Design div_iter, start of the top module:
module div_iter (
  input div_clk,
  input resetn,
  input div,
  input div_signed,
  input [31:0] x,
  input [31:0] y,
  output [31:0]s,
  output [31:0] r,
  output reg complete
  );
For scale: roughly 1800 cells after synthesis, roughly 140 flip-flops, about 12000 sq um of cells after synthesis.
export LEC_CHECK = 0
export ABC_AREA = 1
export CAP_MARGIN = 20
export CORE_MARGIN = 2
export CORE_UTILIZATION = 72
export CTS_CLUSTER_DIAMETER = 373
export CTS_CLUSTER_SIZE = 95
export PLACE_DENSITY = 0.38
export SLEW_MARGIN = 20
create_clock -name core_clock -period 1.71 [get_ports {div_clk}]
run.sh (not shown) runs the stock make flow with config.mk's settings and CLKGATE_MAP_FILE=.
The starting point never finished: it broke off in detailed placement (3_5_place_dp), error DPL-0038.
Edit:
Settings changed: ABC_AREA 1 to default, CTS_CLUSTER_DIAMETER 373 to default, CTS_CLUSTER_SIZE 95 to default, PLACE_DENSITY 0.38 to 0.92.
Clock period 1.71 ns to 4.4 ns, I/O delays scaled along.
This time the run ran to the end with violations: setup timing.
Synthesized area came out lower by 11%.
Die area falls by 11%.
Synthesized cell count drops by 29%.
Edit:
Settings changed: CORE_UTILIZATION 72 to 40, GPL_ROUTABILITY_DRIVEN from default to 0, PLACE_DENSITY 0.92 to 0.47.
Clock period 4.4 ns to 5.0 ns, I/O delays scaled along.
With this change the flow completed without violations.
Total power decreases by about a fifth.
Die area increases by well over a third.
Via count decreases by about a fifth.
Final cell count increases by a little under a tenth.
Non-clock buffer count decreases by 31.
Edit:
Settings changed: CORE_ASPECT_RATIO from default to 1.38, CORE_MARGIN 2 to 7, CORE_UTILIZATION 40 to 66, CTS_CLUSTER_DIAMETER from default to 314, CTS_CLUSTER_SIZE from default to 46, GPL_ROUTABILITY_DRIVEN 0 to default, PLACE_DENSITY 0.47 to 0.35, TNS_END_PERCENT from default to 5.
=> The changed run finished clean. Non-clock buffer count shrinks by 7. Cell area went down by 2.0%. Synthesized cell count stays the same. Sequential power barely changes. First-iteration DRC count came out higher by 7.6%.

========
the previous run:
The RTL this note starts from:
==> flow/design.v <==
`timescale 1ns / 1ps
module div_iter (
  input div_clk,
  input resetn,
  input div,
  input div_signed,
  input [31:0] x,
  input [31:0] y,
  output [31:0]s,
  output [31:0] r,
  output reg complete
  );
  wire s_sign;
  wire r_sign;
  wire [31:0] x_abs;
  wire [31:0] y_abs;
  assign s_sign = div_signed ? (x[31] ^ y[31]) : 1'b0;
  assign r_sign = div_signed ? x[31] : 1'b0;
  assign x_abs  = div_signed ? (x[31] ? ~x + 32'd1 : x) : x;
  assign y_abs  = div_signed ? (y[31] ? ~y + 32'd1 : y) : y;
  wire [63:0] op_x_tmp;
  wire [32:0] op_x_high;
  wire        op_x_update;
  wire [32:0] sub_res;
  wire [31:0] r_tmp;
  wire [31:0] s_tmp1;
  reg  [63:0] op_x;
  reg  [32:0] op_y;
  reg  [5:0]  count;
  reg  [31:0] s_tmp;
  always @ ( posedge div_clk )
  begin
    if(!resetn)
    begin
      complete <= 1'b0;
      count    <= 6'd0;
      s_tmp    <= 32'd0;
    end
    else if(div&&!complete)
    begin
      if(count == 6'd0)
      begin
        op_x <= {32'd0,x_abs};
        op_y <= {1'b0,y_abs};
      end
      else if(op_x_update)
      begin
        op_x <= {sub_res,op_x_tmp[30:0]};
      end
      else if(!op_x_update)
        op_x <= op_x_tmp;
      count <= count == 6'd32 ? 6'd0 : count + 6'd1;
      complete <= count == 6'd32 ? 1'b1 : complete;
      s_tmp <= {s_tmp1[31:1],op_x_update};
    end
    else if(complete)
      complete <= 1'b0;
  end
assign s_tmp1 = (count == 6'd0) ? s_tmp : s_tmp << 1;
assign op_x_tmp = (count == 6'd0 || count == 6'd1) ? op_x : op_x << 1;
assign op_x_high = op_x_tmp[63:31];
assign sub_res = op_x_high + ~op_y + 1;
assign op_x_update = ~sub_res[32];
assign r_tmp = complete ? op_x[62:31] : 32'd0;
assign s = div_signed ? (s_sign ? ~s_tmp + 32'd1 : s_tmp) : s_tmp;
assign r = div_signed ? (r_sign ? ~r_tmp + 32'd1 : r_tmp) : r_tmp;
endmodule  
Settings: LEC_CHECK=0, CAP_MARGIN=20, CORE_ASPECT_RATIO=1.38, CORE_MARGIN=7, CORE_UTILIZATION=40, CTS_CLUSTER_DIAMETER=314, CTS_CLUSTER_SIZE=46, SLEW_MARGIN=20, TNS_END_PERCENT=5; clock period 5.0 ns.
Here is what was changed in the inputs of the current run compared with the previous run.
- a deleted CTS_CLUSTER_DIAMETER that had been 314
- a deleted TNS_END_PERCENT that had been 5
- a deleted CTS_CLUSTER_SIZE that had been 46
- a deleted CORE_ASPECT_RATIO that had been 1.38
- a change of CORE_MARGIN from 7 to 2
- a change of the clock period (ns, I/O delays scaled along) from 5.0 to 4.72
Re number of cells on the worst hold path: no difference whatsoever between the previous run and the current run. Share of power burned in the clock network ends up higher on the current run. The flow did not stop early for the current run: all stages ran, and the layout cleared the timing, DRC and antenna checks. Worst path buffer plus inverter count: the current run vs the previous run up 1. On critical path depth: the current run sits above the previous run. Power: the current run draws more than the previous run. Delta (the current run minus the previous run): sequential cell count neither gained nor lost much, overall chip area moved down, number of cells on the worst reg-to-reg path went up 1.
Power is estimated from default activity; no workload was simulated.
